<file path="flow/config.mk">
export PLATFORM = sky130hd
export DESIGN_NAME = calc_didactic
export DESIGN_NICKNAME = calc_didactic
export VERILOG_FILES = /design/flow/design.v
export SDC_FILE = /design/flow/constraint.sdc
export NUM_CORES = 4
export LEC_CHECK = 0
export CAP_MARGIN = 10
export CORE_MARGIN = 2
export CORE_UTILIZATION = 72
export SETUP_SLACK_MARGIN = -0.61
export SLEW_MARGIN = 20
</file>
<file path="flow/constraint.sdc">
create_clock -name core_clock -period 6.2 [get_ports {clk}]
set_input_delay 1.2400 -clock core_clock [delete_from_list [all_inputs] [get_ports {clk}]]
set_output_delay 1.2400 -clock core_clock [all_outputs]
set_load 0.01 [all_outputs]
</file>
<file path="flow/design.v">
`timescale 1ns / 1ps
module alu(
        oe,
        opcode,
        in1,
        in2,
        carry,
        out,
        flags
    );
parameter width = 16;
parameter flags_width = 5;
input                       oe;
input [3:0]                 opcode;
input [width-1 : 0]         in1;
input [width-1 : 0]         in2;
input                       carry;
output[width-1 : 0]         out;
output[flags_width-1 : 0]   flags;   
reg [width-1 : 0]           result;
reg                         p, s, z, o, c;
always @(*) begin
    case(opcode)
        0: begin
            {c, result} = in1 + in2 + carry;
            o = (in1[width-1] == in2[width-1]) && (in1[width-1] != result[width-1]);
        end
        1: begin
            {c, result} = in1 - in2 - carry;
            o = (in1[width-1] != in2[width-1]) && (in1[width-1] != result[width-1]);
        end
        2: begin
            {c, result} = in2 - in1 - carry;
            o = (in2[width-1] != in1[width-1]) && (in2[width-1] != result[width-1]);
        end
        4: begin
            result = in1 & in2;
            c = 0;
            o = 0;
        end
        5: begin
            result = in1 | in2;
            c = 0;
            o = 0;
        end
        6: begin
            result = in1 ^ in2;
            c = 0;
            o = 0;
        end
        3: begin
            result = ~(in1 | in2);
            c = 0;
            o = 0;
        end
        7: begin
            result = (in1 << 1) | (in2 << 1);
            c = in1[width-1] | in2[width - 1];
            o = result[width-1] != c;
        end
        8: begin
            result = (in1 >> 1) | (in2 >> 1);
            c = in1[0] | in2[0];
            o = in1[width-1] | in2[width-1];
        end
        9: begin
            result = {in1[width-1], in1[width-1:1]} | {in2[width-1], in2[width-1:1]};
            c = in1[0] | in2[0];
            o = 0;
        end
        default: begin
            result = 0;
            c = 0;
            o = 0;
        end
    endcase
    z = result == 0;
    s = result[width-1];
    p = ~^result;
end
assign out = oe ? result : 0;
assign flags = {p, s, z, o, c};
endmodule
`timescale 1ns / 1ps
module bus(
        alu_in,
        ram_in,
        ram_out,
        io_in,
        io_out,
        regs_in,
        regs_out,
        cp_in,
        cp_out,
        ind_in,
        ind_out,
        am_out,
        aie_out,
        t1_out,
        t2_out,
        offset_in,
        ri_out,
        disp_out
    );
parameter width = 16;
input [width-1 : 0] alu_in;
input [width-1 : 0] ram_in;
input [width-1 : 0] io_in;
input [width-1 : 0] regs_in;
input [width-1 : 0] cp_in;
input [width-1 : 0] ind_in;
input [width-1 : 0] offset_in;
output[width-1 : 0] am_out;
output[width-1 : 0] aie_out;
output[width-1 : 0] t1_out;
output[width-1 : 0] t2_out;
output[width-1 : 0] ri_out;
output[width-1 : 0] ram_out;
output[width-1 : 0] io_out;
output[width-1 : 0] regs_out;
output[width-1 : 0] cp_out;
output[width-1 : 0] ind_out;
output[width-1 : 0] disp_out;
wire [width-1 : 0]  bus;
assign bus = alu_in | ram_in | io_in | regs_in | cp_in | ind_in | offset_in;
assign am_out = bus;
assign aie_out = bus;
assign ram_out = bus;
assign io_out = bus;
assign regs_out = bus;
assign cp_out = bus;
assign ind_out = bus;
assign t1_out = bus;
assign t2_out = bus;
assign ri_out = bus;
assign disp_out = bus;
endmodule
`timescale 1ns / 1ps
module register(
        clk,
        rst,
        oe,
        we,
        in,
        out,
        disp_out
    );
parameter width = 16;
input               clk;
input               rst;
input               oe;
input               we;
input [width-1 : 0] in;
output[width-1 : 0] out;
output[width-1 : 0] disp_out;
reg [width-1 : 0]   data;
always @(posedge clk) begin
    if(rst)
        data <= 0;
    else if(we)
        data <= in;
end
assign out = oe ? data : 0;
assign disp_out = data;
endmodule
`timescale 1ns / 1ps
module registers(
        clk,
        oe,
        we,
        addr,
        in,
        out,
        disp_addr,
        disp_out
    );
parameter width = 16;
parameter depth = 8;
parameter addr_width = 3;
input clk;
input oe;
input we;
input [addr_width-1 : 0]    addr;
input [width-1 : 0]         in;
output[width-1 : 0]         out;
input [addr_width-1 : 0]    disp_addr;
output[width-1 : 0]         disp_out;
reg [width-1 : 0]           regs[depth-1 : 0];
always @(posedge clk) begin
    if(we)
        regs[addr] <= in;
end
assign out = oe ? regs[addr] : 0;
assign disp_out = regs[disp_addr];
endmodule
`timescale 1ns / 1ps
module uc(
        clk,
        rst,
        ri,
        ind,
        regs_addr,
        regs_oe,
        regs_we,
        alu_oe,
        alu_carry,
        alu_opcode,
        ram_oe,
        ram_we,
        io_oe,
        io_we,
        cp_oe,
        cp_we,
        ind_sel,
        ind_oe,
        ind_we,
        am_oe,
        am_we,
        aie_oe,
        aie_we,
        t1_oe,
        t1_we,
        t2_oe,
        t2_we,
        ri_oe,
        ri_we,
        disp_state
    );
parameter word_width =          16;
parameter state_width =         16;
input                           clk;
input                           rst;
input [word_width-1 : 0]        ri;
input [word_width-1 : 0]        ind;
output reg                      alu_oe;
output reg                      alu_carry;
output reg[3 : 0]               alu_opcode;
output reg                      ram_oe;
output reg                      ram_we;
output reg                      io_oe;
output reg                      io_we;
output reg[2 : 0]               regs_addr;
output reg                      regs_oe;
output reg                      regs_we;
output reg                      cp_oe;
output reg                      cp_we;
output reg                      ind_sel;         
output reg                      ind_oe;
output reg                      ind_we;
output reg                      am_oe;
output reg                      am_we;
output reg                      aie_oe;
output reg                      aie_we;
output reg                      t1_oe;
output reg                      t1_we;
output reg                      t2_oe;
output reg                      t2_we;
output reg                      ri_oe;           
output reg                      ri_we;
output[state_width-1 : 0]       disp_state;
wire [0:6]                      cop;
wire                            d;
wire [0:1]                      mod;
wire [0:2]                      rg;
wire [0:2]                      rm;
wire [0:3]							  jump_val;
assign jump_val = {ri[4], ri[5], ri[6], ri[7]};
assign cop  = {ri[0], ri[1], ri[2], ri[3], ri[4], ri[5], ri[6]};
assign d    = {ri[7]};
assign mod  = {ri[8], ri[9]};
assign rg   = {ri[10], ri[11], ri[12]};
assign rm   = {ri[13], ri[14], ri[15]};
reg [state_width-1 : 0] state, state_next;
reg [state_width-1 : 0] decoded_src, decoded_src_next;       
reg [state_width-1 : 0] decoded_dst, decoded_dst_next;       
reg [state_width-1 : 0] decoded_exec, decoded_exec_next;     
reg [state_width-1 : 0] decoded_store, decoded_store_next;   
reg decoded_d, decoded_d_next;                               
always @(posedge clk) begin
    state <= 'h00;
    if(!rst) begin
        state <= state_next;
        if(state == 'h20) begin
            decoded_src <= decoded_src_next;
            decoded_dst <= decoded_dst_next;
            decoded_exec <= decoded_exec_next;
            decoded_store <= decoded_store_next;
            decoded_d <= decoded_d_next;
        end
    end
end
always @(*) begin
    state_next = 'h00;
    decoded_src_next = 'h00;
    decoded_dst_next = 'h00;
    decoded_exec_next = 'h00;
    decoded_store_next = 'h00;
    decoded_d_next = 0;
    alu_oe = 0;
    alu_carry = 0;
    alu_opcode = 0;
    ram_oe = 0;
    ram_we = 0;
    io_oe = 0;
    io_we = 0;
    regs_addr = 0;
    regs_oe = 0;
    regs_we = 0;
    cp_oe = 0;
    cp_we = 0;
    ind_sel = 0;
    ind_oe = 0;
    ind_we = 0;
    am_oe = 0;
    am_we = 0;
    aie_oe = 0;
    aie_we = 0;
    t1_oe = 0;
    t1_we = 0;
    t2_oe = 0;
    t2_we = 0;
    ri_oe = 0;
    ri_we = 0;
    case(state)
        'h00: begin
            state_next = 'h10;
        end
        'h10: begin
            cp_oe = 1;
            am_we = 1;
            state_next = 'h10 + 1;
        end
        'h10 + 'd1: begin
            am_oe = 1;
            state_next = 'h10 + 2;
        end
        'h10 + 'd2: begin
            ram_oe = 1;
            ri_we = 1;
            state_next = 'h20;
        end
        'h20: begin
				if(cop[1] == 0)begin		 
					if(cop[3] == 0) begin	 
						if(cop[0] == 0) begin	 
							if(cop[2] == 0) begin	 
								if(cop[5] == 1)begin				 
									decoded_d_next      = d;
									decoded_dst_next    = (mod == 2'b11) || (d == 1) ? 'h50 : 'h54;
									decoded_exec_next   = 'h60;
									decoded_src_next    = (cop[0:6] == 7'b0000011 && mod != 2'b11) ? 'h130 : ((mod == 2'b11) || (d == 1) ? 'h50 : 'h54);
									decoded_store_next  = (mod == 2'b11) || (d == 1) ? 'h70 : 'h74;
								end
								else begin							 
									decoded_d_next      = d;
									decoded_dst_next    = (mod == 2'b11) || (d == 1) ? 'h50 : 'h54;
									decoded_exec_next   = 'h60;
									decoded_src_next    = (cop[4:6]== 3'b101 && mod != 2'b11) ? 'h60 : ((mod == 2'b11) || (d == 0) ? 'h40 : 'h44);
									decoded_store_next  =  cop[4:6]== 3'b101 ? 'h10 : ((mod == 2'b11) || (d == 1) ? 'h70 : 'h74);
								end
							end
							if(cop[2] == 1) begin	 
								if(cop[5] == 1)begin				 
									decoded_d_next      = d;
									decoded_dst_next    = (mod == 2'b11) || (d == 1) ? 'h50 : 'h54;
									decoded_exec_next   = 'h60;
									decoded_src_next    = 'h110;
									decoded_store_next  = (mod == 2'b11) || (d == 1) ? 'h70 : 'h74;
								end
								else begin							 
									decoded_d_next      = d;
									decoded_dst_next    = (mod == 2'b11) || (d == 1) ? 'h50 : 'h54;
									decoded_exec_next   = 'h60;
									decoded_src_next    = 'h110;
									decoded_store_next  =  cop[4:6]== 3'b101 ? 'h10 : ((mod == 2'b11) || (d == 1) ? 'h70 : 'h74);
								end
							end
						end
						if(cop[0] == 1) begin	 
									decoded_d_next      = d;
									decoded_dst_next    = (mod == 2'b11) || (d == 1) ? 'h50 : 'h54;
									decoded_exec_next   = 'h60;
									decoded_src_next    = (cop[0:6] == 7'b1000011 && mod != 2'b11) ? 'h160 : ((mod == 2'b11) || (d == 1) ? 'h50 : 'h54);
									decoded_store_next  = 'h80;
						end
					end
					if(cop[3] == 1) begin	 
						if(cop[0] == 0) begin	 
							if(cop[2] == 0) begin	 
								 decoded_d_next      = 0;
								 decoded_dst_next    = mod == 2'b11 ? 'h50 : 'h54;
								 decoded_src_next    = mod == 2'b11 ? 'h40 : 'h44;
								 decoded_exec_next   = 'h60;
								 decoded_store_next  = mod == 2'b11 ? 'h70 : 'h74; 
							end
						end
						if(cop[0] == 1) begin	 
							if(cop[2] == 0) begin	 
								decoded_src_next	  = 'h60;
							end
						end
					end
				end
				if(cop[1] == 1)begin		 
					if(cop[3] == 0) begin	 
						if(cop[0] == 0) begin	 
							if(cop[2] == 0) begin	 
								decoded_d_next      = d;
								decoded_dst_next    = (mod == 2'b11) || (d == 1) ? 'h50 : 'h54;
								decoded_src_next    = (mod == 2'b11) || (d == 0) ? 'h40 : 'h44;
								decoded_exec_next   = 'h64;
								decoded_store_next  = 'h80 ; 
							end
							if(cop[2] == 1) begin	 
								decoded_d_next      = d;
								decoded_dst_next    = (mod == 2'b11) || (d == 1) ? 'h50 : 'h54; 
								decoded_src_next    = 'h110;
								decoded_exec_next   = 'h64;
								decoded_store_next  = 'h80 ;
							end
						end
					end
					if(cop[3] == 1) begin	 
						if(cop[0] == 0) begin	 
							if(cop[2] == 0) begin	 
								decoded_d_next      = d;
								decoded_dst_next    = (mod == 2'b11) || (d == 1) ? 'h50 : 'h54;	 
								decoded_src_next    = (mod == 2'b11) || (d == 0) ? 'h40 : 'h44;
								decoded_exec_next   = 'h64;
								decoded_store_next  = (mod == 2'b11) || (d == 1) ? 'h70 : 'h74;	 
							end
							if(cop[2] == 1) begin	 
								decoded_d_next      = d;
								decoded_dst_next    = (mod == 2'b11) || (d == 1) ? 'h50 : 'h54; 
								decoded_src_next    = 'h110;
								decoded_exec_next   = 'h64;
								decoded_store_next  = (mod == 2'b11) || (d == 1) ? 'h70 : 'h74;
							end
						end
					end
				end			
					case(mod)
						 2'b00: begin
							  state_next = rm[0] ? 'h34 : 'h30;
						 end
						 2'b11: begin
							  state_next = decoded_src_next;
						 end
						 2'b10: begin
							  state_next = 'h90;
						 end
					endcase
        end
		  'h150:begin
				regs_addr = 3;
				regs_oe = 1;
				t2_we = 1;
				state_next = 'h150 + 1;
		  end
		  'h150 + 'd1:begin
				t1_oe = 0;
				t2_oe = 1;
				alu_opcode = 2;
				alu_carry = 1;
				alu_oe = 1;
				regs_addr = 3;
				regs_we = 1;
				t2_we = 1;
				am_we = 1;
				state_next = 'h150 + 2;
		  end
		  'h150 +'d2:begin
				am_oe = 1;
				ind_oe = 1;
				ram_we = 1;
				state_next = 'h120 + 3;
		  end
		  'h120:begin
				regs_addr = 3;
				regs_oe = 1;
				t2_we = 1;
				state_next = 'h120 + 1;
		  end
		  'h120 + 'd1:begin
				t1_oe = 0;
				t2_oe = 1;
				alu_opcode = 2;
				alu_carry = 1;
				alu_oe = 1;
				regs_addr = 3;
				regs_we = 1;
				t2_we = 1;
				am_we = 1;
				state_next = 'h120 + 2;
		  end
		  'h120 +'d2:begin
				am_oe = 1;
				t1_oe = 1;
				t2_oe = 0;
				alu_opcode = 5;
				alu_oe = 1;
				ram_we = 1;
				state_next = 'h120 + 3;
		  end
		  'h120+'d3:begin
				state_next = 'h80;
		  end
		  'h160:begin
				regs_addr = 3;
				regs_oe = 1;
				am_we = 1;
				t2_we = 1;
				state_next = 'h160 +1;
			end	
		  'h160 + 'd1:begin
				t2_oe = 1;
				alu_opcode = 0;
				alu_carry = 1;
				alu_oe = 1;
				regs_addr = 3;
				regs_we = 1;
				am_oe = 1;
				state_next = 'h160+2;
			end
		  'h160+ 'd2:begin
				ram_oe = 1;
				ind_we = 1;
				state_next = decoded_store;
			end
		  'h130:begin
				regs_addr = 3;
				regs_oe = 1;
				am_we = 1;
				t2_we = 1;
				state_next = 'h130 +1;
			end
			'h130 + 'd1:begin
				t1_oe = 0;
				t2_oe = 1;
				alu_opcode = 0;
				alu_carry = 1;
				alu_oe = 1;
				regs_addr = 3;
				regs_we = 1;
				am_oe = 1;
				state_next = 'h130+2;
			end
			'h130+ 'd2:begin
				ram_oe = 1;
				t2_we = 1;
				if(mod == 2'b11)
					state_next = 'h130+4;
				else
					state_next = 'h130+3;
			end
			'h130+ 'd3:begin
				t1_oe = 1;
				t2_oe = 0;
				alu_opcode = 5;
				alu_oe = 1;
				am_we = 1;
				state_next = 'h130+4;
			end
			'h130+ 'd4:begin
				t1_oe = 0;
				t2_oe = 1;
				alu_opcode = 5;
				alu_oe = 1;
				t1_we = 1;
				state_next = decoded_store;
			end
		  'h90: begin
				cp_oe = 1;
				t1_we = 1;
				state_next = 'h90 + 1;
		  end
		  'h90 + 'd1: begin
				t1_oe = 1;
            t2_oe = 0;
            alu_carry = 1;
            alu_opcode = 0;
				alu_oe = 1;
				cp_we = 1;
				state_next = rm[0] ? 'h34 : 'h30;
		  end
		  'h34: begin
            regs_addr = rm;
            regs_oe = 1;
            if(decoded_d)
                t2_we = 1;
            else
                t1_we = 1;
            if(mod == 2'b10)
					state_next = 'h100;
				else
					if(cop[2] == 1)
						state_next = 'h110;
					else
						state_next = decoded_src;
        end
		  'h30: begin
            regs_addr = rm[1] ? 7 : 6;
            regs_oe = 1;
            t1_we = 1;
            state_next = 'h30 + 1;
        end
        'h30 + 'd1: begin
            regs_addr = rm[2] ? 5 : 4;
            regs_oe = 1;
            t2_we = 1;
            state_next = 'h30 + 2;
        end
        'h30 + 'd2: begin
            t1_oe = 1;
            t2_oe = 1;
            alu_carry = 0;
            alu_opcode = 0;
            alu_oe = 1;
            if(decoded_d)
                t2_we = 1;
            else
                t1_we = 1;
				if(mod == 2'b10)
					state_next = 'h100;
				else
					if(cop[2] == 1)
						state_next = 'h110;
					else
						state_next = decoded_src;
        end
		  'h100: begin
				cp_oe = 1;
            am_we = 1;
				state_next = 'h100 + 1;
		  end
		  'h100 + 'd1: begin
				am_oe = 1;
				state_next = 'h100 + 2;
		  end
		  'h100 + 'd2: begin
				ram_oe = 1;
				if(decoded_d)
                t1_we = 1;
            else
                t2_we = 1;
				state_next = 'h100 + 3;
		  end
		  'h100 + 'd3: begin
				t1_oe = 1;
            t2_oe = 1;
            alu_carry = 0;
            alu_opcode = 0;
            alu_oe = 1;
            if(decoded_d)
                t2_we = 1;
            else
                t1_we = 1;
				if(cop[2] == 1)
					state_next = 'h110;
				else	
					state_next = decoded_src;
		  end
		  'h110: begin
				cp_oe = 1;
				t2_we = 1;
				state_next = 'h110 + 1;
		  end
		  'h110 + 'd1: begin
				t1_oe = 0;
				t2_oe = 1;
				alu_carry = 1;
            alu_opcode = 0;
				alu_oe = 1;
				cp_we = 1;
				state_next = 'h110 + 2;
		  end
		  'h110 + 'd2: begin
				cp_oe = 1;
				am_we = 1;
				state_next = 'h110 + 3;
		  end
		  'h110 + 'd3: begin
				am_oe = 1;
				state_next = 'h110 + 4;
		  end
		  'h110 + 'd4: begin
				ram_oe = 1;
				if(decoded_d)
                t1_we = 1;
            else
                t2_we = 1;
				state_next = decoded_dst;
		  end
        'h40: begin
            regs_addr = decoded_d ? rm : rg;
            regs_oe = 1;
            t2_we = 1;
            state_next = decoded_dst;
        end
        'h44: begin
            t1_oe = 0;
            t2_oe = 1;
            alu_opcode = 5;
            alu_oe = 1;
            am_we = 1;
            state_next = 'h44 + 1;
        end
        'h44 + 'd1: begin
            am_oe = 1;
            state_next = 'h44 + 2;
        end
        'h44 + 'd2: begin
            ram_oe = 1;
            t2_we = 1;
            state_next = decoded_dst;
        end
        'h50: begin
            regs_addr = decoded_d ? rg : rm;
            regs_oe = 1;
            t1_we = 1;
				if(cop[0:6] == 2)
					state_next = 'h120;
				else	if(cop[0:6] == 3)
					state_next = 'h130;
				else	if(cop[0:6] == 7'b1000010)
					state_next = 'h150;
				else	if(cop[0:6] == 7'b1000011)
					state_next = 'h160;
				else
					state_next = decoded_exec;
        end
        'h54: begin
            t1_oe = 1;
            t2_oe = 0;
            alu_opcode = 5;
            alu_oe = 1;
            am_we = 1;
            state_next = 'h54 + 1;
        end
        'h54 + 'd1: begin
            am_oe = 1;
            state_next = 'h54 + 2;
        end
        'h54 + 'd2: begin
            ram_oe = 1;
            t1_we = 1;
				if(cop[0:6] == 2)
					state_next = 'h120;
				else	if(cop[0:6] == 3)
					state_next = 'h130;
				else	if(cop[0:6] == 7'b1000010)
					state_next = 'h150;
				else	if(cop[0:6] == 7'b1000011)
					state_next = 'h160;
				else
					state_next = decoded_exec;
        end
        'h60: begin
					if(cop[0] == 0) begin  
						if(cop[3] == 1) begin
							t1_oe = 1;
							case(cop[4:6])
								 3'b000: begin                                
									  alu_carry = 1;
									  alu_opcode = 0;
								 end
								 3'b001: begin                                
									  alu_carry = 1;
									  alu_opcode = 1;
								 end
								 3'b010: begin                                
									  alu_carry = 0;
									  alu_opcode = 2;
								 end
								 3'b011: begin                                
									  alu_opcode = 3;
								 end
								 3'b100: alu_opcode = 7;                   
								 3'b101: alu_opcode = 8;                   
								 3'b110: alu_opcode = 9;                   
							endcase
							ind_sel = 1;
							ind_we = 1;
						end
						else begin
							case(cop[4:6])
								3'b000: begin												 
									t2_oe = 1;
									alu_opcode = 5;
								end
								3'b101:begin												 
									t1_oe = 1;
									alu_opcode = 5;
									cp_we = 1;
								end
							endcase
						end
						alu_oe = 1;
						t1_we = 1;
						state_next = decoded_store;
					end
					else begin 
						case(jump_val)
							4'b0000: begin									 
								if( (ind[4] | ind[2]) == 1 )
									state_next = 'h140;
								else state_next = 'h80;
							end
							4'b0001: begin									 
								if( ind[3] == 1 )
									state_next = 'h140;
								else state_next = 'h80;
							end
							4'b0010: begin									 
								if( ((ind[1]^ind[3]) | ind[2]) == 1 )
									state_next = 'h140;
								else state_next = 'h80;
							end
							4'b0011: begin									 
								if( (ind[1]^ind[3]) == 1 )
									state_next = 'h140;
								else state_next = 'h80;
							end
							4'b0100: begin									 
								if( ind[2] == 1 )
									state_next = 'h140;
								else state_next = 'h80;
							end
							4'b0101: begin									 
								if( ind[1] == 1 )
									state_next = 'h140;
								else state_next = 'h80;
							end
							4'b0110: begin									 
								if( ind[3] == 1 )
									state_next = 'h140;
								else state_next = 'h80;
							end
							4'b0111: begin									 
								if( ind[4] == 1 )
									state_next = 'h140;
								else state_next = 'h80;
							end
							4'b1000: begin									 
								if( (ind[4] | ind[2] ) == 0 )
									state_next = 'h140;
								else state_next = 'h80;
							end
							4'b1001: begin									 
								if( ind[0] == 0 )
									state_next = 'h140;
								else state_next = 'h80;
							end
							4'b1010: begin									 
								if( ((ind[1]^ind[3]) | ind[2]) == 0 )
									state_next = 'h140;
								else state_next = 'h80;
							end
							4'b1011: begin									 
								if( (ind[1]^ind[3]) == 0 )
									state_next = 'h140;
								else state_next = 'h80;
							end
							4'b1100: begin									 
								if( ind[2] == 0 )
									state_next = 'h140;
								else state_next = 'h80;
							end
							4'b1101: begin									 
								if( ind[1] == 0 )
									state_next = 'h140;
								else state_next = 'h80;
							end
							4'b1110: begin									 
								if( ind[3] == 0 )
									state_next = 'h140;
								else state_next = 'h80;
							end
							4'b1111: begin									 
								if( ind[4] == 0 )
									state_next = 'h140;
								else state_next = 'h80;
							end
						endcase
					end
        end
        'h64: begin
            t1_oe = 1;
            t2_oe = 1;
            case(cop[4:6])
                3'b000: begin                                
                    alu_carry = 0;
                    alu_opcode = 0;
                end
                3'b001: begin                                
                    alu_carry = ind[0];
                    alu_opcode = 0;
                end
                3'b010: begin                                
                    alu_carry = 0;
                    alu_opcode = 1;
                end
                3'b011: begin                                
                    alu_carry = ind[0];
                    alu_opcode = 1;
                end
                3'b100: alu_opcode = 4;                   
                3'b101: alu_opcode = 5;                    
                3'b110: alu_opcode = 6;                   
            endcase
            alu_oe = 1;
            t1_we = 1;
            ind_sel = 1;
            ind_we = 1;
            state_next = decoded_store;
        end
		  'h140:begin
				cp_oe = 1;
				t1_we = 1;
				state_next = 'h140 + 1;
		  end
		  'h140 + 'd1:begin
				ri_oe = 1;
				t2_we = 1;
				state_next = 'h140 + 2;
		  end
		  'h140 + 'd2:begin
				t1_oe = 1;
				t2_oe = 1;
				alu_opcode = 0;
				alu_carry = 0;
				alu_oe = 1;
				cp_we = 1;
				state_next = 'h10;
		  end
        'h70: begin
            t1_oe = 1;
            t2_oe = 0;
            alu_opcode = 5;
            alu_oe = 1;
            regs_addr = decoded_d ? rg : rm;
            regs_we = 1;
            state_next = 'h80;
        end
        'h74: begin
            t1_oe = 1;
            t2_oe = 0;
            alu_opcode = 5;
            alu_oe = 1;
            am_oe = 1;
            ram_we = 1;
            state_next = 'h74 + 1;
        end
        'h74 + 'd1: begin
            state_next = 'h80;
        end
        'h80: begin
            cp_oe = 1;
            t1_we = 1;
            state_next = 'h80 + 1;
        end
        'h80 + 'd1: begin
            t1_oe = 1;
            cp_we = 1;
            alu_oe = 1;
            alu_carry = 1;
            alu_opcode = 0;
            state_next = 'h10;
        end
        default: ;
    endcase
end
assign disp_state = state;
endmodule
`timescale 1ns / 1ps
module calc_didactic(
        clk,
        rst,
        mem_addr,
        mem_we,
        mem_wdata,
        mem_rdata
    );
parameter addr_width = 10;
parameter word_width = 16;
input                       clk;
input                       rst;
output[addr_width-1 : 0]    mem_addr;
output                      mem_we;
output[word_width-1 : 0]    mem_wdata;
input [word_width-1 : 0]    mem_rdata;
wire[word_width-1 : 0]      disp_cp, disp_ind, disp_am, disp_aie, disp_t1, disp_t2, disp_ri, disp_mag;
wire[word_width-1 : 0]      disp_state, disp_reg_data;
wire[word_width-1 : 0]      io_in;
wire                        io_oe, io_we;
wire                        cp_oe;
wire                        cp_we;
wire[word_width-1 : 0]      cp_in;
wire[word_width-1 : 0]      cp_out;
register #(word_width) cp(clk, rst, cp_oe, cp_we, cp_in, cp_out, disp_cp);
wire                        ind_oe;
wire                        ind_we;
wire[word_width-1 : 0]      ind_in;
wire[word_width-1 : 0]      ind_out;
register #(word_width) ind(clk, rst, ind_oe, ind_we, ind_in, ind_out, disp_ind);
wire                        am_oe;
wire                        am_we;
wire[word_width-1 : 0]      am_in;
wire[word_width-1 : 0]      am_out;
register #(word_width) am(clk, rst, am_oe, am_we, am_in, am_out, disp_am);
wire                        aie_oe;
wire                        aie_we;
wire[word_width-1 : 0]      aie_in;
wire[word_width-1 : 0]      aie_out;
register #(word_width) aie(clk, rst, aie_oe, aie_we, aie_in, aie_out, disp_aie);
wire                        t1_oe;
wire                        t1_we;
wire[word_width-1 : 0]      t1_in;
wire[word_width-1 : 0]      t1_out;
register #(word_width) t1(clk, rst, t1_oe, t1_we, t1_in, t1_out, disp_t1);
wire                        t2_oe;
wire                        t2_we;
wire[word_width-1 : 0]      t2_in;
wire[word_width-1 : 0]      t2_out;
register #(word_width) t2(clk, rst, t2_oe, t2_we, t2_in, t2_out, disp_t2);
wire                        ri_oe;
wire                        ri_we;
wire[word_width-1 : 0]      ri_in;
wire[word_width-1 : 0]      ri_out;
register #(word_width) ri(clk, rst, ri_oe, ri_we, ri_in, ri_out, disp_ri);
wire                        alu_oe;
wire[3 : 0]                 alu_opcode;
wire                        alu_carry;
wire[word_width-1 : 0]      alu_out;
wire[4 : 0]                 alu_flags;
alu #(word_width, 5) alu(alu_oe, alu_opcode, t1_out, t2_out, alu_carry, alu_out, alu_flags);
wire                        ram_oe;
wire                        ram_we;
wire[word_width-1 : 0]      ram_in;
wire[word_width-1 : 0]      ram_out;
assign mem_addr = am_out[addr_width-1 : 0];
assign mem_we = ram_we;
assign mem_wdata = ram_in;
assign ram_out = ram_oe ? mem_rdata : 0;
wire                        regs_oe;
wire                        regs_we;
wire[2 : 0]                 regs_addr;
wire[word_width-1 : 0]      regs_in;
wire[word_width-1 : 0]      regs_out;
registers #(word_width) regs(clk, regs_oe, regs_we, regs_addr, regs_in, regs_out, 3'b000, disp_reg_data);
wire                        ind_sel;
wire[word_width-1 : 0]      ind_mag;
assign ind_in = ind_sel ? alu_flags : ind_mag;
wire[word_width-1 : 0]      offset_out;
assign offset_out = {{8{ri_out[8]}}, ri_out[8], ri_out[9], ri_out[10], ri_out[11], ri_out[12], ri_out[13], ri_out[14], ri_out[15]};
bus #(word_width) mag(alu_out, ram_out, ram_in, {word_width{1'b0}}, io_in, regs_out, regs_in, cp_out, cp_in, ind_out, ind_mag, am_in, aie_in, t1_in, t2_in, offset_out, ri_in, disp_mag);
uc #(word_width) uc(clk, rst, disp_ri, disp_ind, regs_addr, regs_oe, regs_we, alu_oe, alu_carry, alu_opcode, ram_oe, ram_we, io_oe, io_we, cp_oe, cp_we, ind_sel, ind_oe, ind_we, am_oe, am_we, aie_oe, aie_we, t1_oe, t1_we, t2_oe, t2_we, ri_oe, ri_we, disp_state);
endmodule
</file>
<file path="flow/run.sh">
#!/bin/bash
# the make line also repeats each setting of config.mk as NAME=value (left out here)
make -C /OpenROAD-flow-scripts/flow DESIGN_CONFIG=/design/flow/config.mk WORK_HOME=/design/flow/orfs CLKGATE_MAP_FILE= finish
</file>
==> results of run 1 <==
==> area by class of cell <==
cell class	count	area [sq um]
Multi-Input combinational cell	1368	9560
Sequential cell	239	6208
Fill cell	1118	2783
Timing Repair Buffer	307	2454
Clock buffer	35	738.2
Inverter	105	395.4
Tap cell	285	356.6
Clock inverter	9	68.82
Antenna cell	3	7.507
==> layer usage <==
| metal | vias to the layer above | track usage, % |
|---|---|---|
| li1 | 7218 | - |
| met1 | 7787 | 61.69 |
| met2 | 1649 | 77.04 |
| met3 | 500 | 14.07 |
| met4 | 2 | 27.70 |
| met5 | - | 0 |
==> through the flow <==
step	std cells	hold WS [ns]	instance area, sq um	utilization [%]
floorplan	1833	0.4252	16480	-
global placement	2301	0.4363	18750	83.08
detailed placement	2301	0.4501	18750	83.08
CTS	2346	0.4656	19640	86.99
global route	2348	0.4870	19780	87.64
finish	2351	0.4707	19790	87.67
==> repair_timing <==
action / CTS / global route
gates resized: 22 / 33
setup endpoints to repair: 8 / 14
pin swaps: 5 / 10
setup buffers: 1 / 5
==> notes.md, run 1 <==
Status of the implementation.

- The number of top-level pins is 45, for reference.
- The flow reports power dissipated in combinational cells as 0.534 mW.
- The H-tree depth reported by CTS is 1, for reference.
- The registers of the reported paths see a clock transition of 0.07 ns.
- OpenSTA, run right after detailed placement, puts the worst setup slack at -0.5858 ns.
- Looking at the cell usage after synthesis, the top flip-flop cell is edfxtp_1.
- The synthesized instance count is 1833.
- The report puts the cell count of the worst reg-to-reg path at 24.
- The OpenROAD report gives the critical path a data arrival time of 5.49 ns.
- The worst setup path is launched from a register.
- The clock network power share is 39.6%, for reference.
- Yosys printed 4 warnings.
- The run finished, with violations left.
- Per the detail_route log, the uppermost layer with routed signals is met5.
- After detailed routing, the wire length on met1 is 20.40 mm.
- The detailed route wirelength on metal3 is 9.444 mm, for reference.
- Summed over all layers, the global routing overflow is 0.
- The number of nets handed over by synthesis was 1953.
- For this design the ratio of total power to cell area is 189.4 nW/um^2.
- Detailed routing placed a total of 26.45 mm of wire on met2.
- The final weighted congestion in routability-driven placement is 1.163, for reference.
- By count the netlist is led by 221 x nand2_1, 164 x nor2_1, 141 x edfxtp_1, 103 x inv_1.
- The stat command in Yosys gives a chip area of 16480 sq um.
- After synthesis, the share of flip-flops with an asynchronous set or reset is 0%.
- The adder and majority gate portion of the synthesized area is 8.018%, for reference.
- The first global-routing pass estimated 92.14 mm of wire.
- The final layout net count is 2165, for reference.
- The category of the critical setup timing path is reg2out, for reference.
- Port buffering added 44 buffers.
- After floorplanning, the die was sized to cover 24110 sq um.
- Of the combinational cells, the family taking the most area is AND-OR/OR-AND gates.
- The iteration count recorded for the first detailed-route pass is 13.
- The launch point of the worst path is uc.state[0], for reference.
- The worst-skew pair later-pin latency is 0.55 ns, for reference.
- The logic depth of the worst path, buffers included is 21, for reference.
- The slew at the pin closest to its max-slew limit is 1.168 ns, for reference.
- Per the run summary, max-cap violations total 0.
- The overall die width is 155.3 um, for reference.
- The group drawing the most power is sequential cells, for reference.
- The post-synthesis average cell area is 8.990 sq um, for reference.
- The number of sinks on the clock net is 239, for reference.
- The leakage dissipation is 7.866 nW, for reference.
- TritonCTS built the clock tree.
- The initial antenna violation count is 1.
- The signal on the critical path passes through or4_1 -> nor4_2 -> a211o_1 -> or2_2 -> buf_12 -> buf_4 -> nand2_1 -> ha_1 -> inv_1 -> ha_1 -> buf_4 -> nand3_1 -> a31o_2 -> a211oi_2 -> nor2_1 -> xnor2_1 -> a211oi_2 -> buf_4 -> o2111a_1 -> inv_1 -> clkdlybuf4s50_1.
- The clock network consumes a total of 1.48 mW.
- The layout overhead on the synthesized area is 20.09%, for reference.
- The setup skew after layout is 0.03750 ns, for reference.
- The endpoint of the most critical register-to-register path is ind.data[4], for reference.
- The analysis reports a worst IR drop on VDD of 0.0002980 V.
- The startpoint of the tightest hold check path is ind.data[7], for reference.
- The fraction of power consumed by sequential logic is 46.1%, for reference.
- The clock tree buffer depth is 3, for reference.
- The number of design-rule violations left by the first detailed-router iteration is 2926, for reference.
- The power attributed to sequential cells is 1.73 mW, for reference.
- The share of total power consumed by net switching is 27.36%, for reference.
- The area of the placeable core is 22570 sq um, for reference.
- After Yosys synthesis, XOR and XNOR cells account for 2.384% of the synthesized area.
- The switching power is 1.025 mW, for reference.
- Combinational logic is responsible for 14.2% of the overall power.
- The share of the core filled by cells before placement is 73.00%, for reference.
- Hold analysis shows the worst path with a depth of 2.
- Entering global routing, the biggest net connects 55 pins.
- The final max-slew violation count is 0, for reference.
- The number of global-route vias before repair is 16620, for reference.
- After legalization and detailed placement, the total HPWL measured 41.40 mm.
- The final timing summary puts the cycle share of the worst path at 108.6%.
- The cell at the root of the clock tree is clkbuf_16, for reference.
- The number of buffers created by CTS is 24, for reference.
- Looking at the hold checks, the worst path lands on ind.data[7].
- In this build the clock could be raised as far as 148.5 MHz.
- The number of distinct standard cells referenced by the synthesized netlist is 115, for reference.
- Once synthesis finished, the tally of register bits stood at 239.
- The number of placement rows is 55, for reference.
- Per the OpenROAD floorplan log, the height of the die is 155.3 um.
- The fraction of synthesized cell area taken by the top area cell type is 25.69%, for reference.
- Global routing consumed, over all layers together, 49.23% of the routing resources.
- Per Yosys stat, the portion of area used by sequential elements is 37.60%.
- The critical-path maximum fanout is 9, for reference.
- The overall power consumption is 3.748 mW, for reference.
- The routed design shows a wire length per standard cell of 25.90 um.
- The post-cts hold buffer count is 0, for reference.
- The slew check shows that the tightest pin keeps a relative margin of 21.99%.
- The final layout reports a setup TNS of -4.992 ns.
- Per STA, the worst path accumulates the most delay in the family buffers and inverters.
- STA classifies the critical path endpoint as an output pin.
- The post-synthesis mux area share is 3.311%, for reference.
- Setup violations remaining at the end of the flow were counted as 15.
- The worst setup path endpoint is mem_wdata[11], for reference.
- For reference, the top cells by area after synthesis are edfxtp_1 26%, dfxtp_1 12%, ha_1 7.3%, nand2_1 5.0%, nor2_1 3.7%.
- The stage logs contain a warning count of 76.
- The worst path buffer plus inverter count is 7, for reference.
- The simple-gate share of the synthesized area is 20.48%, for reference.
- Among all cell types in the netlist, the one instantiated most often is nand2_1.
- The slowest cell on the critical path is or4_1, for reference.
- Setup repair after global routing could not meet its margin everywhere.
- Subtracting the final worst setup slack from the clock period gives 6.732 ns.
- The remaining design rule violation count is 0, for reference.
- Summing over every cut layer, the via total after detailed routing is 17160.
- The type of the most critical hold path is reg2reg, for reference.
- The detail route stage leaves a number of antenna-violating nets equal to 0.
- In this run the layout check failures are negative setup slack.
- Before any placement, the netlist area is recorded as 16480 sq um.
- The most prevalent standard cell on the critical path is buf_4, for reference.
- The cell-mix breakdown from Yosys lists the compound-gate area share as 22.46%.
- The largest incremental delay on the critical path is 0.59 ns, for reference.
- The source of the worst register-to-register timing path is uc.state[0], for reference.
- After layout, the worst setup slack is -0.5319 ns.
- The cell type that accounts for the most area after synthesis is edfxtp_1.
- The synthesized netlist was found by Yosys to have 1833 cells.
- The script logs the ratio of routed vias to standard cells as 7.297.
- The final count of hold timing violations is 0, for reference.
- The sum of routed wire length over all layers is 60.88 mm, for reference.
- Data on the critical path is required at its endpoint by 4.96 ns.
- The power report lists cell-internal power as 2.722 mW.
- The synthesized design contains 141 enable-type register cells.
- The worst reg-to-reg setup slack is 0.41 ns, for reference.
==> inputs of run 2 (changes only) <==
Settings changed: CAP_MARGIN 10 to 20, CORE_ASPECT_RATIO set to 1.57, CORE_MARGIN 2 to 7, CORE_UTILIZATION 72 to 40, CTS_CLUSTER_DIAMETER set to 395, PLACE_DENSITY set to 0.65, SETUP_SLACK_MARGIN -0.61 to unset.
Clock period 6.2 ns to 5.63 ns, I/O delays scaled along.
==> run 2 against run 1 <==
  * The layout still fails its checks (negative setup slack)
  * Hold slack got worse by 0.012 ns
  * Global-route usage fell by 23 points
  * Via count is 3.0% lower
  * Register-to-register slack got worse by 0.33 ns
  * Clock skew fell by 0.025 ns
  * First-iteration DRC count fell by 58%
  * Critical path type unchanged
==> notes.md, run 2 <==
Status of the implementation.

- The tightest hold path in the finished design has a slack of 0.4589 ns.
- The sequential cells in the finished layout cover a total of 6223 sq um.
- The final critical-path required period is 6.142 ns, for reference.
- In this run the critical path is formed by buf_6 -> nor4_4 -> buf_4 -> nand4_1 -> o22a_1 -> o21a_1 -> buf_4 -> fa_2 -> inv_2 -> fa_2 -> nand2_1 -> a21o_1 -> a21oi_1 -> buf_4 -> buf_4 -> o21ai_2 -> a31oi_2 -> xor2_1 -> o221ai_1 -> a221oi_2 -> buf_4 -> o221a_4 -> inv_4 -> buf_6.
- The synthesis report names the predominant flop master as edfxtp_1.
- The layout overhead on the synthesized area is 35.44%, for reference.
- The run did not pass the layout checks because of negative setup slack.
- The final max-slew violation count is 0, for reference.
- The total number of vias is 16640, for reference.
- 0 antenna diodes ended up in the layout.
- Internal power comes to 2.998 mW.
- The CTS clock-pin slew for the worst setup and hold paths is 0.07 ns, for reference.
- The clock tree from TritonCTS is done, for reference.
- STA classifies the critical path endpoint as an output pin.
- The overall die width is 176.0 um, for reference.
- The share of total power consumed by net switching is 27.25%, for reference.
- The number of warning messages in the yosys log is 4, for reference.
- The global routing usage summed across all routing layers is 26.34%, for reference.
- Per the detail_route report, DRC violations left total 0.
- The dominant cell by count in the synthesized netlist is nand2_1, for reference.
- The clock network power reported by the tool is 1.56 mW.
- The pin count of the biggest net entering global routing is 63, for reference.
- Yosys reports that the leading cell type by area covers 25.69% of the netlist area.
- The cell family contributing the most delay on the critical path is AND-OR/OR-AND gates, for reference.
- Tracing the worst setup path back leads to its startpoint at uc.state[1].
- The number of logged tool warnings is 74, for reference.
- The reported max-cap violation count is 0, for reference.
- The script computed a power per unit cell area of 184.6 nW/um^2.
- The period utilization is 109.1%, for reference.
- The area used by multi-input combinational logic is 10400 sq um, for reference.
- The sequential area share after synthesis is 37.60%, for reference.
- For this design, the CTS-stage hold fixing added 0 buffers.
- The share of the core filled by cells before placement is 40.35%, for reference.
- After routing the design area is 22320 sq um.
- The worst register-to-register path begins at uc.state[1].
- The critical path endpoint has a required time of 4.50 ns.
- The setup skew after layout is 0.01202 ns, for reference.
- STA shows the worst reg2reg path with a cell count of 29.
- The endpoint of the worst hold path is reported as ind.data[13].
- The largest part of the power goes to sequential cells.
- The placed instances occupy a cell area of 20060 sq um.
- The largest incremental delay on the critical path is 0.37 ns, for reference.
- The sum of negative setup slack is -4.967 ns, for reference.
- Counting flops with an async set or reset pin after synthesis yields a share of 0%.
- The category of the critical setup timing path is reg2out, for reference.
- The vertical die dimension is 268.3 um, for reference.
- The critical-path maximum fanout is 5, for reference.
- The worst path buffer plus inverter count is 9, for reference.
- The maximum clock rate is 162.8 MHz, for reference.
- In this run the number of H-tree levels came out at 1.
- Setup repair after global routing could not meet its margin everywhere.
- Of the combinational cells, the family taking the most area is AND-OR/OR-AND gates.
- The clock network burns 37.8% of the power.
- The initial antenna violation count is 0, for reference.
- The total die size is 47220 sq um, for reference.
- Detailed-route iteration 0 reported a violation count of 1243.
- Sorting the synthesized cells by area gives the leading types as edfxtp_1 26%, dfxtp_1 12%, ha_1 7.3%, nand2_1 5.0%, nor2_1 3.7%.
- As reported, the later end of the worst-skew pair has a clock insertion delay of 0.54 ns.
- STA classifies the critical path startpoint as a register.
- Per the OpenROAD timing report, the critical path contains 24 cells.
- Summed over all layers, the global routing overflow is 0.
- The final count of hold timing violations is 0, for reference.
- The run finished, with violations left.
- By count the netlist is led by 221 x nand2_1, 164 x nor2_1, 141 x edfxtp_1, 103 x inv_1.
- Once layout is complete, the cells apart from fillers number 2760.
- The final layout net count is 2343, for reference.
- The number of synthesized flops with an enable pin is 141, for reference.
- Port buffering added 44 buffers.
- The synthesized netlist devotes 20.48% of its cell area to simple gates.
- The number of top-level pins is 45, for reference.
- The number of cells on the worst hold path is 2, for reference.
- Per the Yosys statistics, synthesis produced 1833 cells.
- The worst reg-to-reg setup slack is 0.08 ns, for reference.
- The startpoint of the tightest hold check path is ind.data[13], for reference.
- The completed layout was analyzed and its total power is 4.120 mW.
- The first detailed-routing pass took 6 iterations.
- The cell type contributing the most total cell area after synthesis is edfxtp_1, for reference.
- The headroom to the max-slew limit is 26.79%, for reference.
- The number of global-route vias before repair is 16770, for reference.
- The wire length per cell after detailed routing is 23.37 um, for reference.
- The region available for standard cell placement spans 40840 sq um.
- The via density per instance is 6.027, for reference.
- The worst vdd rail ir drop is 0.0002711 V, for reference.
- The first global-routing pass estimated 97.09 mm of wire.
- Sequential cells burn 46.1% of the power.
- Each instance of the synthesized netlist takes up on average 8.990 sq um.
- The post-synth design cell area is 16480 sq um, for reference.
- The wire-length estimate of the detail-placed layout is 49.31 mm.
- Sequential cells consume a total of 1.90 mW.
- Summed over all layers, the routed wires come to 64.50 mm.
- In this design, the critical path's most frequently occurring cell is buf_4.
- The critical path arrival is 5.02 ns, for reference.
- The endpoint of the most critical register-to-register path is ind.data[4], for reference.
- The number of placement rows is 93, for reference.
- Per the placement report, the placed cell count is 2661.
- The type of the most critical hold path is reg2reg, for reference.
- In the synthesis report, Yosys lists the chip area as 16480 sq um.
- The slew at the pin closest to its max-slew limit is 1.096 ns, for reference.
- The number of synthesized register bits is 239, for reference.
- Synthesis produced a netlist whose cell count is 1833.
- The number of buffers created by CTS is 22, for reference.
- Setup slack on the critical path of the routed design comes to -0.5116 ns.
- The number of sinks on the clock net is 239, for reference.
- Setup violations remaining at the end of the flow were counted as 14.
- The count of nets left with antenna violations once routing finished came out at 0.
- The number of nets in the synthesized netlist is 1953.
- The cell-mix breakdown from Yosys lists the XOR/XNOR area share as 2.384%.
- The tally of filler cells in the layout is 3595, for reference.
- Among all stages on the critical path, the largest delay is contributed by fa_2.
- The cell at the root of the clock tree is clkbuf_16, for reference.
- The script extracted a total leakage power of 8.843 nW.
- Per the synthesis report, the adder-cell share of the synthesized area is 8.018%.
- The worst setup path endpoint is mem_wdata[14], for reference.
- The clock tree buffer depth is 3, for reference.
- The synthesized-area fraction occupied by ao, oa, aoi and oai cells is 22.46%, for reference.
- The power drawn by the combinational cells is 0.662 mW, for reference.
- The combinational share of power is 16.1%, for reference.
- Measured against the total synthesized area, the mux share comes to 3.311%.
- The power report puts the net switching power at 1.123 mW.
- The number of distinct standard cells referenced by the synthesized netlist is 115, for reference.
- The placement summary gives the final routability congestion estimate as 1.001.
## run 2: layer usage
metal / global-route usage [%] / vias up / share of wire, % / wire (um)
li1: - / 7573 / - / -
met1: 28.61 / 8052 / 36 / 23270
met2: 48.12 / 745 / 51 / 32880
met3: 3.009 / 265 / 5.6 / 3619
met4: 16.81 / 0 / 7.3 / 4733
met5: 0 / - / 0 / 0
## run 2: final cells by class
type / instances / share of cell area (%)
Clock buffer: 25 / 2.562
Tap cell: 522 / 2.926
Timing Repair Buffer: 487 / 17.45
Sequential cell: 239 / 27.89
Clock inverter: 14 / 0.7569
Inverter: 105 / 1.811
Multi-Input combinational cell: 1368 / 46.61
## run 2: metrics by stage
step	setup slack (ns)	utilization (%)
finish	-0.5116	54.64
global route	-0.7009	54.64
CTS	-0.6046	53.22
detailed placement	-0.7471	49.12
global placement	-0.8100	49.12
floorplan	0.0005667	-
## run 2: what timing repair did
action / CTS / global route
buffers inserted: 41 / 20
resized: 205 / 95
pin swaps: 62 / 69
setup endpoints to repair: 17 / 17
==> inputs of run 3 (changes only) <==
Settings changed: ABC_AREA set to 1, CORE_ASPECT_RATIO 1.57 to unset, CORE_MARGIN 7 to 2, CORE_UTILIZATION 40 to 70, CTS_CLUSTER_DIAMETER 395 to 49, PLACE_DENSITY 0.65 to 0.84, SETUP_SLACK_MARGIN set to 1.8.
Clock period 5.63 ns to 6.94 ns, I/O delays scaled along.
==> run 3 against run 2 <==
  * Synthesized cell count up 22%
  * Synthesized area is 0.88% higher
  * Die area fell by 47%
  * The run now fails in 5_1_grt
==> notes.md, run 3 <==
Summary of the current implementation state.

- The placement summary gives the final routability congestion estimate as 1.074.
- The prevailing post-synth register cell is edfxtp_1, for reference.
- Counting flops with a built-in enable in the synthesized netlist gives 141.
- The flow halted during 5_1_grt.
- During placement, the flow inserted port buffers numbering 44.
- Of all cell types, the one taking the most synthesized area is edfxtp_1.
- After synthesis, the design contains 2243 cells according to Yosys.
- Summing all multiplexer cells gives an area fraction of 0%.
- The number of distinct standard cells referenced by the synthesized netlist is 68, for reference.
- The CTS report gives the tree buffer count as 28.
- The global routing usage summed across all routing layers is 62.71%, for reference.
- The cell at the root of the clock tree is clkbuf_16, for reference.
- The vertical die dimension reported for this design is 158.1 um.
- The H-tree depth reported by CTS is 1, for reference.
- The tool reported: "[ERROR GRT-0116] Global routing finished with congestion. Check the congestion regions in the DRC Viewer".
- Buffers inserted to repair hold after CTS numbered 0.
- The flow did not finish.
- Per Yosys stat, the portion of area used by sequential elements is 37.27%.
- The detailed placement HPWL is 41.09 mm, for reference.
- The total nets after synthesis is 2363, for reference.
- The synthesized instance count is 2243, for reference.
- The synthesized design contains 239 register bits.
- Clock tree synthesis found a total of 239 sinks.
- The area of the placeable core is 23400 sq um, for reference.
- The number of top-level pins is 45, for reference.
- The clock tree buffer depth is 3, for reference.
- Summing every instance area after synthesis gives 16620 sq um.
- The share of the core filled by cells before placement is 71.03%, for reference.
- Yosys shows that the main logic family after synthesis is simple AND/OR/NAND/NOR gates.
- The die covers 25000 sq um.
- Summing the areas of all xor and xnor instances in the mapped netlist gives 0.9484% of the synthesized area.
- The fraction of synthesized cell area taken by the top area cell type is 25.47%, for reference.
- The post-synthesis average cell area is 7.411 sq um, for reference.
- The synthesized-area fraction occupied by ao, oa, aoi and oai cells is 15.97%, for reference.
- By count the netlist is led by 497 x nand2_1, 332 x inv_1, 216 x nor2_1, 141 x edfxtp_1, 137 x nand3_1.
- The number of warning messages in the yosys log is 4, for reference.
- The summed standard-cell area reported by yosys is 16620 sq um, for reference.
- The overall die width is 158.1 um, for reference.
- Per the synth stats, the proportion of register bits with asynchronous set or reset is 0%.
- The synthesis stats list as the most numerous cell nand2_1.
- After synthesis, the cell types taking the most area are edfxtp_1 25%, dfxtp_1 12%, nand2_1 11%, inv_1 7.5%, ha_1 7.2%.
- The number of placement rows is 56, for reference.
- For reference, simple AND, OR, NAND and NOR cells occupy 27.59% of the area reported after synthesis.
- For reference, full adder, half adder and majority cells occupy 7.948% of the area reported after synthesis.
- The post-placement cell area is 17310 sq um.
- The global-route congestion overflow total is 1, for reference.
run 3: per-layer routing:
metal | GRT overflow | track usage, %
met1 | 0 | 67.02
met2 | 0 | 83.58
met3 | 0 | 39.42
met4 | 1 | 57.40
met5 | 0 | 5.176
run 3: per-stage QoR:
step	hold WS (ns)	instances	util [%]	setup slack (ns)
2_1_floorplan	0.4445	2243	-	1.820
3_3_place_gp	0.4515	2571	73.96	0.5532
3_5_place_dp	0.4553	2571	73.96	0.3347
4_1_cts	0.4649	2733	87.72	1.264
run 3: repair_timing:
item / 4_1_cts
buffers inserted: 108
pin swaps: 113
hold endpoints to repair: 0
setup endpoints to repair: 31
resized: 392
gates cloned: 2
==> inputs of run 4 (changes only) <==
Settings changed: CORE_UTILIZATION 70 to 67, CTS_CLUSTER_DIAMETER 49 to 57, PLACE_DENSITY 0.84 to unset, SETUP_SLACK_MARGIN 1.8 to unset.
Clock period 6.94 ns to 8.16 ns, I/O delays scaled along.
==> run 4 against run 3 <==
  * Now clean on timing, DRC and antenna
  * Synthesized cell count did not move
  * Synthesized area did not move
  * Die area rose by 4.4%
==> notes.md, run 4 <==
Status of the implementation.

- The run finished with no timing, DRC or antenna violations.
- The critical path crosses 27 cells after its start point.
- The slowest stage of the critical path belongs to the cell clkdlybuf4s50_1.
- The worst path buffer plus inverter count is 5, for reference.
- The tightest min-delay check is of the reg2reg type.
- By count the netlist is led by 497 x nand2_1, 332 x inv_1, 216 x nor2_1, 141 x edfxtp_1, 137 x nand3_1.
- The overall die width is 161.5 um, for reference.
- The final timing report counts setup violations totalling 0.
- The dominant cell by count in the synthesized netlist is nand2_1, for reference.
- The synthesized-area fraction occupied by ao, oa, aoi and oai cells is 15.97%, for reference.
- The number of top-level pins is 45, for reference.
- Yosys reported that registers with async set or reset make up 0%.
- The number of distinct standard cells referenced by the synthesized netlist is 68, for reference.
- The slew at the pin closest to its max-slew limit is 1.132 ns, for reference.
- Per the OpenROAD floorplan log, the area of the core is 24320 sq um.
- The period utilization is 93.72%, for reference.
- Per the synth log, the flip-flop and latch total comes to 239.
- Among the non-sequential cells, simple AND/OR/NAND/NOR gates take the most area.
- The tree built by TritonCTS fans out to 239 sinks.
- The repair_antennas step left the layout with diodes totalling 0.
- In this run, power in flip-flops and latches comes to 1.29 mW.
- The kind of end point of the critical path is an output pin, for reference.
- The group drawing the most power is sequential cells, for reference.
- The endpoint of the worst hold path is reported as ind.data[12].
- The setup skew after layout is 0.02487 ns, for reference.
- The script logs the mean routed wire length per placed instance as 22.52 um.
- In the CTS report, the clock slew at the register clock pins of the worst setup and hold paths is listed as 0.06 ns.
- The cell at the root of the clock tree is clkbuf_16, for reference.
- The number of cells after detailed placement is 2562, for reference.
- The final report gives the core utilization as 74.67%.
- The startpoint of the tightest hold check path is ind.data[12], for reference.
- The number of warning messages in the yosys log is 4, for reference.
- The sum of routed wire length over all layers is 58.91 mm, for reference.
- The path depth of the worst reg2reg path is 31, for reference.
- The power drawn by the combinational cells is 0.136 mW, for reference.
- The final cell count without fillers is 2616, for reference.
- The floorplan step set the die height to 161.5 um.
- Each instance of the synthesized netlist takes up on average 7.411 sq um.
- Counting instances, the worst hold path has a depth of 2.
- The via density per instance is 6.536, for reference.
- The initialized floorplan defines 57 standard-cell rows.
- The sequential area share after synthesis is 37.27%, for reference.
- The total die size is 26090 sq um, for reference.
- The initial antenna violation count is 0, for reference.
- The number of buffers created by CTS is 29, for reference.
- The design internal power is 2.058 mW, for reference.
- The most prevalent standard cell on the critical path is nand2_1, for reference.
- Setup repair after global routing left no endpoint under its margin.
- During placement, the flow inserted port buffers numbering 44.
- The power dissipated in the clock network is 1.29 mW, for reference.
- The number of design-rule violations left by the first detailed-router iteration is 2820, for reference.
- The first global-routing pass estimated 89.76 mm of wire.
- The launch point of the worst path is uc.state[8], for reference.
- The fraction of synthesized cell area taken by the top area cell type is 25.47%, for reference.
- The number of cells in the yosys synthesis report is 2243, for reference.
- The category of the critical setup timing path is reg2out, for reference.
- In the final timing run, aggregate negative setup slack is 0 ns.
- The prevailing post-synth register cell is edfxtp_1, for reference.
- The net count after synthesis is 2363.
- For this design, the CTS-stage hold fixing added 0 buffers.
- The area growth from synthesis to layout is 9.243%.
- For reference, the top cells by area after synthesis are edfxtp_1 25%, dfxtp_1 12%, nand2_1 11%, inv_1 7.5%, ha_1 7.2%.
- Fill cells in the final layout number 1717.
- The number of synthesized flops with an enable pin is 141, for reference.
- The endpoint of the most critical register-to-register path is ind.data[4], for reference.
- Per the power-grid run, VDD falls by no more than 0.0001937 V.
- The final layout net count is 2389, for reference.
- The worst hold slack is 0.4710 ns, for reference.
- The adder and majority gate portion of the synthesized area is 7.948%, for reference.
- The cell type contributing the most total cell area after synthesis is edfxtp_1, for reference.
- The headroom to the max-slew limit is 24.11%, for reference.
- Once detail routing completed, the nets flagged for antenna violations numbered 0.
- The post-synth design cell area is 16620 sq um, for reference.
- The number of global-route vias before repair was 16470.
- The share of the core filled by cells before placement is 68.35%, for reference.
- The power density over the cells is 149.8 nW/um^2, for reference.
- The remaining design rule violation count is 0, for reference.
- The final hold violation count recorded for this run is 0.
- The cell family contributing the most delay on the critical path is simple AND/OR/NAND/NOR gates, for reference.
- The simple-gate share of the synthesized area is 27.59%, for reference.
- Recorded from the global router log, the overflow total was 0.
- Entering global routing, the biggest net connects 66 pins.
- In this run the worst path has a maximum fanout of 18.
- The critical path arrival is 6.02 ns, for reference.
- The detailed placement HPWL is 41.86 mm, for reference.
- Max-cap violations in this run came to 0.
- After detailed placement, the total cell area comes to 17210 sq um.
- The worst-skew pair later-pin latency is 0.58 ns, for reference.
- Gates resized during post-CTS repair numbered 0.
- The H-tree depth reported by CTS is 1, for reference.
- The largest single stage delay on the critical path is 0.60 ns.
- The number of setup buffers added after CTS is 0, for reference.
- The final weighted congestion in routability-driven placement is 1.064, for reference.
- The first-pass iteration count of the detailed router is 8, for reference.
- The cell count after synthesis came out at 2243.
- The switching power is 0.6623 mW, for reference.
- The required time of the critical path is 6.53 ns, for reference.
- The number of logged tool warnings is 74, for reference.
- The final max-slew violation count is 0, for reference.
- In the synthesized netlist, mux cells make up 0% of the area.
- The fraction of power consumed by sequential logic is 47.5%, for reference.
- The combinational share of power is 5.0%, for reference.
- The worst setup path is launched from a register.
- Across every metal layer, demand over resource in global routing totals 44.37%.
- The XOR/XNOR share of the synthesized area is 0.9484%, for reference.
- In the synthesis report, Yosys lists the chip area as 16620 sq um.
- The clock tree buffer depth is 3, for reference.
- The final route contains 17100 vias.
- The worst register-to-register path has a setup slack of 2.22 ns.
- The clock network power share is 47.5%, for reference.
- TritonCTS built the clock tree.
- The leakage dissipation is 8.653 nW, for reference.
- The source of the worst register-to-register timing path is uc.state[1], for reference.
- With fillers left out, the area of the finished cells amounts to 18160 sq um.
- The smallest clock period supported by the final layout is computed as 7.648 ns.
- Per the breakdown, switching nets consume 24.35% of all power.
- The flow reports an fmax of 130.8 MHz.
- The worst setup path endpoint is mem_wdata[12], for reference.
==> run 4: area by class of cell <==
cell class / instances / area [sq um] / share of cell area (%)
clock inverter: 10 / 123.9 / 0.6821
tap: 324 / 405.4 / 2.232
inverter: 352 / 1326 / 7.303
clock buffer: 44 / 815.8 / 4.492
timing repair buffer: 60 / 560.5 / 3.087
multi-input combinational: 1587 / 8732 / 48.08
sequential: 239 / 6196 / 34.12
==> run 4: per-layer routing <==
metal	up-vias	GRT usage [%]	share of wire, %
li1	7462	-	-
met1	7752	55.45	35
met2	1519	71.29	44
met3	365	10.53	14
met4	0	24.19	6.3
met5	-	0	0
==> run 4: through the flow <==
stage,power [mW],worst slack (ns)
2_1_floorplan,1.396,2.775
3_3_place_gp,1.445,1.269
3_5_place_dp,1.446,1.215
4_1_cts,2.699,0.5524
5_1_grt,2.764,0.04217
6_report,2.720,0.5122
==> inputs of run 5 (changes only) <==
Settings changed: ABC_AREA 1 to unset, CORE_UTILIZATION 67 to 58, CTS_CLUSTER_DIAMETER 57 to unset, SETUP_SLACK_MARGIN set to 1.58.
Clock period 8.16 ns to 5.39 ns, I/O delays scaled along.
==> run 5 against run 4 <==
  * Clock-buffer cell count shrank 12
  * Combinational power grew to 5.6 times the previous value
  * Sequential share of layout area shrank 8.0 points
  * Final area grew 31%
  * Total power grew 68%
  * Setup slack lost 1.5 ns
  * Critical endpoint is now mem_wdata[14]
  * Synthesized area shrank 0.87%
  * Utilization grew 11 points
  * Synthesized cell count shrank 18%
  * Routed wire length grew 35%
  * Non-clock buffer count grew 471
  * Now fails the layout checks on negative setup slack
==> notes.md, run 5 <==
Status of the implementation.

- The slowest cell on the critical path is or3b_4, for reference.
- In the synthesized netlist the async set-or-reset flop fraction comes to 0%.
- The flow ran to the end, but the layout failed its checks.
- Looking at the group totals, the largest power group turns out to be sequential cells.
- The cell type contributing the most total cell area after synthesis is edfxtp_1, for reference.
- The wire length per cell after detailed routing is 29.84 um, for reference.
- The sequential area share after synthesis is 37.60%, for reference.
- Sequential cells consume a total of 2.00 mW.
- The power dissipated in the clock network is 1.81 mW, for reference.
- The cell-mix breakdown from Yosys lists the simple-gate area share as 20.48%.
- The number of global-route vias before repair is 17550.
- The share of total power consumed by net switching is 27.83%, for reference.
- Counting the fill cells in the layout gives 1270.
- The area of the placeable core is 27860 sq um, for reference.
- The prevailing post-synth register cell is edfxtp_1, for reference.
- The floorplan step set the die width to 172.6 um.
- The number of sinks on the clock net is 239, for reference.
- The endpoint of the worst hold-timing path is ind.data[14], for reference.
- The first-pass iteration count of the detailed router is 11, for reference.
- Looking at the gate-level netlist, the highest instance count belongs to nand2_1.
- The number of buffers created by CTS is 24, for reference.
- The largest incremental delay on the critical path is 0.43 ns, for reference.
- Across all register-to-register paths, the minimum setup slack is -0.48 ns.
- The adder and majority gate portion of the synthesized area is 8.018%, for reference.
- Counting distinct cell types in the post-synthesis netlist gives 115.
- The detailed route wirelength on metal3 is 12.03 mm, for reference.
- The number of cells on the worst hold path is 2, for reference.
- The highest clock rate this design can be run at is 157.3 MHz.
- The number of buffers added on ports is 44, for reference.
- Grouping stages by cell kind, the critical path spends the most delay in AND-OR/OR-AND gates.
- The design area is 23830 sq um, for reference.
- The worst-skew pair later-pin latency is 0.55 ns, for reference.
- The final cell count without fillers is 2668, for reference.
- Per the power-grid run, VDD falls by no more than 0.0003188 V.
- The critical-path maximum fanout is 7, for reference.
- The layout checks failed on negative setup slack.
- The share of total power dissipated in combinational logic is 16.7%.
- The synthesized instance count is 1833, for reference.
- The layout overhead on the synthesized area is 44.59%, for reference.
- According to the timing report, the arrival time at the worst endpoint equals 5.28 ns.
- The end-of-flow timing check tallies setup violations at 16.
- The worst register-to-register path begins at uc.state[8].
- In this run the biggest area consumer among cell types represents 25.69% of the synthesized area.
- Per the detail_route log, the uppermost layer with routed signals is met4.
- The worst setup timing slack at the placement stage is -0.6600 ns, for reference.
- After floorplanning, the die was sized to cover 29780 sq um.
- Per STA, the library cell used most along the worst path is buf_4.
- The power report lists cell-internal power as 3.298 mW.
- The length of routed met2 wiring is 34.11 mm, for reference.
- According to the timing report, the data required time at the worst endpoint equals 4.31 ns.
- TritonCTS built the clock tree.
- The post-synthesis average cell area is 8.990 sq um, for reference.
- Yosys printed 4 warnings.
- The total nets after synthesis is 1953, for reference.
- In this run, synthesis inferred 141 flip-flops with an integrated enable.
- The share of the core filled by cells before placement is 59.15%, for reference.
- Per the detail_route report, vias per standard cell equal 7.237.
- The CTS clock-pin slew for the worst setup and hold paths is 0.07 ns, for reference.
- The slew at the pin closest to its max-slew limit is 1.040 ns, for reference.
- The power drawn by the combinational cells is 0.765 mW, for reference.
- The logic depth of the worst path, buffers included is 25, for reference.
- The total routed wire length on the met1 layer is 26.04 mm, for reference.
- The number of logged tool warnings is 78, for reference.
- The post-placement cell area is 20240 sq um, for reference.
- Multiplexer cells account for 3.311% of the synthesized area.
- The flow reported a cell area power density of 191.8 nW/um^2.
- The clock network power share is 39.6%, for reference.
- Looking at the power breakdown, sequential logic takes 43.7% of the total.
- Counting cells, the worst reg-to-reg path comes to 31.
- The vertical die dimension is 172.6 um, for reference.
- For this design the top-level I/O count stands at 45.
- The category of the critical setup timing path is reg2out, for reference.
- The final count of hold timing violations is 0, for reference.
- The detailed router reported a total wirelength of 79.60 mm.
- The first routing iteration left 3482 violations.
- The critical path contains buffers and inverters numbering 9 combined.
- The post-synth design cell area is 16480 sq um, for reference.
- The number of cells in the yosys synthesis report is 1833, for reference.
- In the synthesized netlist, the cells that appear most often are 221 x nand2_1, 164 x nor2_1, 141 x edfxtp_1, 103 x inv_1.
- The final layout net count is 2390, for reference.
- The longest clock path from root to sink contains 3 buffers.
- In this run the clock root is driven by a clkbuf_16.
- The wire-length estimate of the detail-placed layout is 45.48 mm.
- The H-tree depth reported by CTS is 1, for reference.
- The sort of element at the start of the critical path is a register, for reference.
- The report lists the number of standard-cell rows as 61.
- Max-slew check failures listed in the final report amount to 0.
- The global-route congestion overflow total is 0, for reference.
- The global routing report lists combined usage of all routing layers as 44.21%.
- The endpoint of the most critical register-to-register path is ind.data[4], for reference.
- The switching power is 1.272 mW, for reference.
- After its last routability iteration, the placer logged a weighted congestion of 1.021.
- Detailed routing inserted a total of 19310 vias.
- Once placement completed, the tool counted placed cells totaling 2500.
- Setup repair after global routing could not meet its margin everywhere.
- The first global-routing pass estimated 103.2 mm of wire.
- Per the run summary, max-cap violations total 0.
- The worst setup path endpoint is mem_wdata[14], for reference.
- The max-slew check reports its worst relative slack as 30.38%.
- Sorting the synthesized cells by area gives the leading types as edfxtp_1 26%, dfxtp_1 12%, ha_1 7.3%, nand2_1 5.0%, nor2_1 3.7%.
- The leakage dissipation is 9.475 nW, for reference.
- The post-route antenna net violation count is 0, for reference.
- The launch point of the worst path is uc.state[2], for reference.
- The remaining design rule violation count is 0, for reference.
- Subtracting the final worst setup slack from the clock period gives 6.358 ns.
- The initial antenna violation count was 5.
- The pin count of the biggest net entering global routing is 58, for reference.
- The XOR/XNOR share of the synthesized area is 2.384%, for reference.
- The worst path setup slack after routing is -0.9684 ns, for reference.
- The clock arrives with 0.03473 ns of skew.
- The cell-mix breakdown from Yosys lists the compound-gate area share as 22.46%.
- Among the non-sequential cells, AND-OR/OR-AND gates take the most area.
- STA reports the tightest min-delay check as being of type reg2reg.
- The number of synthesized register bits is 239, for reference.
- The startpoint of the tightest hold check path is ind.data[14], for reference.
- The final critical path takes up 118.0% of the cycle.
- The summed standard-cell area reported by yosys is 16480 sq um, for reference.
- The kind of end point of the critical path is an output pin, for reference.
## run 5: final cells by class
class / instances / area, sq um / area share, %
Tap cell: 378 / 473.0 / 1.985
Clock buffer: 32 / 651.9 / 2.736
Timing Repair Buffer: 531 / 4581 / 19.22
Sequential cell: 239 / 6221 / 26.11
Inverter: 105 / 450.4 / 1.890
Clock inverter: 12 / 168.9 / 0.7089
Multi-Input combinational cell: 1369 / 11280 / 47.32
Antenna cell: 2 / 5.005 / 0.02101
## run 5: what timing repair did
| item | in CTS | in global routing |
|---|---|---|
| hold buffers | 0 | 0 |
| endpoints found under the setup margin | 250 | 262 |
| buffers inserted | 61 | 60 |
| pin swaps | 94 | 104 |
| cloned | 1 | 0 |
| gates resized | 262 | 214 |
## run 5: metrics by stage
| step | hold WS [ns] | TNS [ns] | power, mW | util [%] |
|---|---|---|---|---|
| after floorplan | 0.4252 | 0 | 2.389 | - |
| after global placement | 0.4380 | -5.199 | 2.604 | 72.65 |
| after detailed placement | 0.4495 | -6.669 | 2.613 | 72.66 |
| after CTS | 0.4584 | -8.071 | 4.377 | 80.47 |
| after global routing | 0.5024 | -13.58 | 4.627 | 85.51 |
| final | 0.4763 | -11.33 | 4.571 | 85.53 |
## run 5: per-layer routing
layer	up-vias	global-route usage (%)
met4	0	22.72
met3	711	11.57
met5	-	0
met1	8881	56.99
li1	7686	-
met2	2030	68.79
No activity file was given, so power comes from the tool's default toggle rates.
